Design armreduced, start of the top module:
module armreduced(
	input clk,
	input reset,
	output[31:0] pc,
	input[31:0] inst,
	input nIRQ,
	output[3:0] be,
	output[31:0] memaddr,
	output memwrite,
	output memread,
	output[31:0] writedata,
	input[31:0] readdata
	);
	wire PCSrcD, PCSrcE, PCSrcM, PCSrcW;
	wire RegWriteD, RegWriteE, RegWriteM, RegWriteW;
	wire MemtoRegD, MemtoRegE, MemtoRegM, MemtoRegW;
	wire MemWriteD, MemWriteE, MemWriteM;
	wire [3:0] ALUControlD, ALUControlE;
	wire BranchD, BranchE, BranchTakenE;
	wire ALUSrcD, ALUSrcE;
	wire FlagWriteD, FlagWriteE;
	wire [1:0] ImmSrcD;
	wire [1:0] RegSrcD;
	wire [3:0] condE;
	wire condEx;
	wire [3:0] NZCV, FlagsE;
	wire newPCSrcE, newRegWriteE, newMemWriteE;
	wire [3:0] ALUFlags;
	wire InvalidRegD, InvalidRegE;
	wire StallF, StallD;
	wire FlushD, FlushE;
	wire FlushCtrlD;
	wire [1:0] ForwardAE, ForwardBE;
	wire[31:0] PCPlus4F, PCBranch;
	wire[31:0] NextPC;
	wire [31:0] PCF;
	wire [31:0] ResultW;
	assign be = 4'b1111;
	assign PCBranch = ALUResultE;
	assign NextPC = (BranchTakenE == 1'b1) ? PCBranch : (PCSrcW == 1'b1) ? ResultW : PCPlus4F;
	RegisterWBIF _RegisterWBIF(.clk(clk), .en(~StallF), .PC(NextPC), .PCF(PCF), .reset(reset));
	wire [31:0] instF;
	wire [31:0] instD;
  ...
Size in the first run: ~5500 cells after synthesis, roughly 1000 flip-flops, about 170 I/O pins.
clock: 20.0 ns
lec_check: 0
abc_area: 0
cap_margin: 20
cell_pad_in_sites_detail_placement: 1
cell_pad_in_sites_global_placement: 3
core_aspect_ratio: 0.52
core_margin: 4
core_utilization: 40
gpl_routability_driven: 1
gpl_timing_driven: 0
min_routing_layer: met2
place_density: 0.54
setup_slack_margin: -1.15
slew_margin: 5
tns_end_percent: 95
run.sh (not shown) runs the stock make flow with config.mk's settings and CLKGATE_MAP_FILE=.
The starting point died in 5_1_grt with GRT-0116.
Then changed:
Settings changed: ABC_AREA 0 to default, CELL_PAD_IN_SITES_DETAIL_PLACEMENT 1 to default, CELL_PAD_IN_SITES_GLOBAL_PLACEMENT 3 to default, CORE_ASPECT_RATIO 0.52 to default, CORE_MARGIN 4 to 2, CORE_UTILIZATION 40 to 57, GPL_ROUTABILITY_DRIVEN 1 to default, GPL_TIMING_DRIVEN 0 to default, MIN_ROUTING_LAYER met2 to default, PLACE_DENSITY 0.54 to default, SETUP_SLACK_MARGIN -1.15 to default, SLEW_MARGIN 5 to 20, TNS_END_PERCENT 95 to default.
Clock period 20.0 ns to 9.41 ns, I/O delays scaled along.
This time the run went through all stages and came out clean. Die area drops by a quarter to a third. Synthesized cell count does not change. Area after synthesis does not change.
Then changed:
Settings changed: CORE_UTILIZATION 57 to 65, HOLD_SLACK_MARGIN from default to 0.29, MAX_ROUTING_LAYER from default to met4, SETUP_SLACK_MARGIN from default to 1.72.
=> With this change the flow did not get past 5_1_grt; die size falls by 12%; synthesized cell count is unchanged; area after synthesis is unchanged.
Then changed:
Settings changed: CORE_UTILIZATION 65 to 45, HOLD_SLACK_MARGIN 0.29 to default, MAX_ROUTING_LAYER met4 to default, SETUP_SLACK_MARGIN 1.72 to default.
Clock period 9.41 ns to 9.56 ns, I/O delays scaled along.
=> This time the run finished clean; die area increases by 44%; synthesized area is unchanged; synthesized cell count stays the same.
Then changed:
Settings changed: CORE_UTILIZATION 45 to 59.
Clock period 9.56 ns to 9.41 ns, I/O delays scaled along.
Result: The changed run went through all stages and came out clean. Wire length went down by 5.4%. Clock-buffer cell count decreases by 8. Register-to-register slack is worse by 230 ps. Global-route usage increases by 7.7 points. Via count went up by 0.78%. Cell count decreases by 4.5%. Non-clock buffer count is higher by 3. Power decreases by 0.94%. Sequential share of layout area rises by 0.49 points. First-iteration DRC count went up by 14%. Synthesized cell count stays the same.

armreduced again, from the RTL that the note above started with.
Settings: LEC_CHECK=0, CAP_MARGIN=20, CORE_MARGIN=2, CORE_UTILIZATION=64, SETUP_SLACK_MARGIN=4.88, SLEW_MARGIN=20; clock period 16.8 ns.
The baseline died in 5_1_grt with GRT-0116.
==> next run, changes <==
- CORE_UTILIZATION: 64 -> 50
- SETUP_SLACK_MARGIN: 4.88 -> not set
- clock period: 16.8 -> 9.4 ns (I/O delays scaled with it)
With this change the flow produced a clean layout.
Synthesized area is unchanged.
Die area came out higher by 28%.
Synthesized cell count stays the same.
==> next run, changes <==
- CORE_UTILIZATION: 50 -> 65
- CTS_CLUSTER_DIAMETER: not set -> 384
- HOLD_SLACK_MARGIN: not set -> 0.29
- SETUP_SLACK_MARGIN: not set -> 2.33
- TNS_END_PERCENT: not set -> 5
Result: The changed run did not get past 5_1_grt, error GRT-0232. Die size came out lower by about a fifth. Synthesized cell count stays the same. Area after synthesis is unchanged.
==> next run, changes <==
- CORE_UTILIZATION: 65 -> 58
- CTS_CLUSTER_DIAMETER: 384 -> not set
- HOLD_SLACK_MARGIN: 0.29 -> not set
- SETUP_SLACK_MARGIN: 2.33 -> 1.07
- TNS_END_PERCENT: 5 -> not set
Now the flow ran to the end with no violations. Synthesized area is unchanged. Die size came out higher by 12%. Synthesized cell count stays the same.
==> next run, changes <==
- HOLD_SLACK_MARGIN: not set -> -0.1
- SETUP_SLACK_MARGIN: 1.07 -> 2.43
Result: With this change the flow died in 5_1_grt; die size does not change; synthesized cell count stays the same; synthesized area does not change.

Starting RTL as in the previous note.
Settings: LEC_CHECK=0, CAP_MARGIN=20, CORE_MARGIN=2, CORE_UTILIZATION=72, CTS_CLUSTER_DIAMETER=308, CTS_CLUSTER_SIZE=100, SLEW_MARGIN=20, TNS_END_PERCENT=5; clock period 10.5 ns.
The first run failed in 5_1_grt on GRT-0232.
Next try:
--- a/flow/config.mk
+++ b/flow/config.mk
@@ -9,6 +9,3 @@
 export CORE_MARGIN = 2
-export CORE_UTILIZATION = 72
-export CTS_CLUSTER_DIAMETER = 308
-export CTS_CLUSTER_SIZE = 100
+export CORE_UTILIZATION = 40
 export SLEW_MARGIN = 20
-export TNS_END_PERCENT = 5
==> flow/constraint.sdc (replaced) <==
create_clock -name core_clock -period 20.0 [get_ports {clk}]
set_input_delay 4.0000 -clock core_clock [delete_from_list [all_inputs] [get_ports {clk}]]
set_output_delay 4.0000 -clock core_clock [all_outputs]
set_load 0.01 [all_outputs]
The new run went through all stages and came out clean.
Area after synthesis does not change.
Die size goes up by 79%.
Synthesized cell count stays the same.
Next try:
--- a/flow/config.mk
+++ b/flow/config.mk
@@ -9,3 +9,4 @@
 export CORE_MARGIN = 2
-export CORE_UTILIZATION = 40
+export CORE_UTILIZATION = 59
+export SETUP_SLACK_MARGIN = 2.34
 export SLEW_MARGIN = 20
==> flow/constraint.sdc (replaced) <==
create_clock -name core_clock -period 9.41 [get_ports {clk}]
set_input_delay 1.8820 -clock core_clock [delete_from_list [all_inputs] [get_ports {clk}]]
set_output_delay 1.8820 -clock core_clock [all_outputs]
set_load 0.01 [all_outputs]
Effect:
- With this change the flow stopped in 5_1_grt (GRT-0116)
- die area falls by about 30%
- synthesized cell count stays the same
- synthesized area is unchanged
Next try:
--- a/flow/config.mk
+++ b/flow/config.mk
@@ -9,4 +9,3 @@
 export CORE_MARGIN = 2
-export CORE_UTILIZATION = 59
-export SETUP_SLACK_MARGIN = 2.34
+export CORE_UTILIZATION = 57
 export SLEW_MARGIN = 20
==> flow/constraint.sdc (replaced) <==
create_clock -name core_clock -period 9.4 [get_ports {clk}]
set_input_delay 1.8800 -clock core_clock [delete_from_list [all_inputs] [get_ports {clk}]]
set_output_delay 1.8800 -clock core_clock [all_outputs]
set_load 0.01 [all_outputs]
After rerunning: The changed run completed with no timing, DRC or antenna violations. Synthesized area does not change. Die area increases by about 3.5%. Synthesized cell count stays the same.
Next try:
--- a/flow/config.mk
+++ b/flow/config.mk
@@ -9,3 +9,7 @@
 export CORE_MARGIN = 2
-export CORE_UTILIZATION = 57
+export CORE_UTILIZATION = 70
+export CTS_CLUSTER_DIAMETER = 370
+export CTS_CLUSTER_SIZE = 22
+export HOLD_SLACK_MARGIN = 0.29
+export SETUP_SLACK_MARGIN = 1.07
 export SLEW_MARGIN = 20
After rerunning: With this change the flow failed in 5_1_grt with GRT-0232. Die area came out lower by about 18%. Synthesized cell count is unchanged. Area after synthesis is unchanged.
Power is estimated from default activity; no workload was simulated.
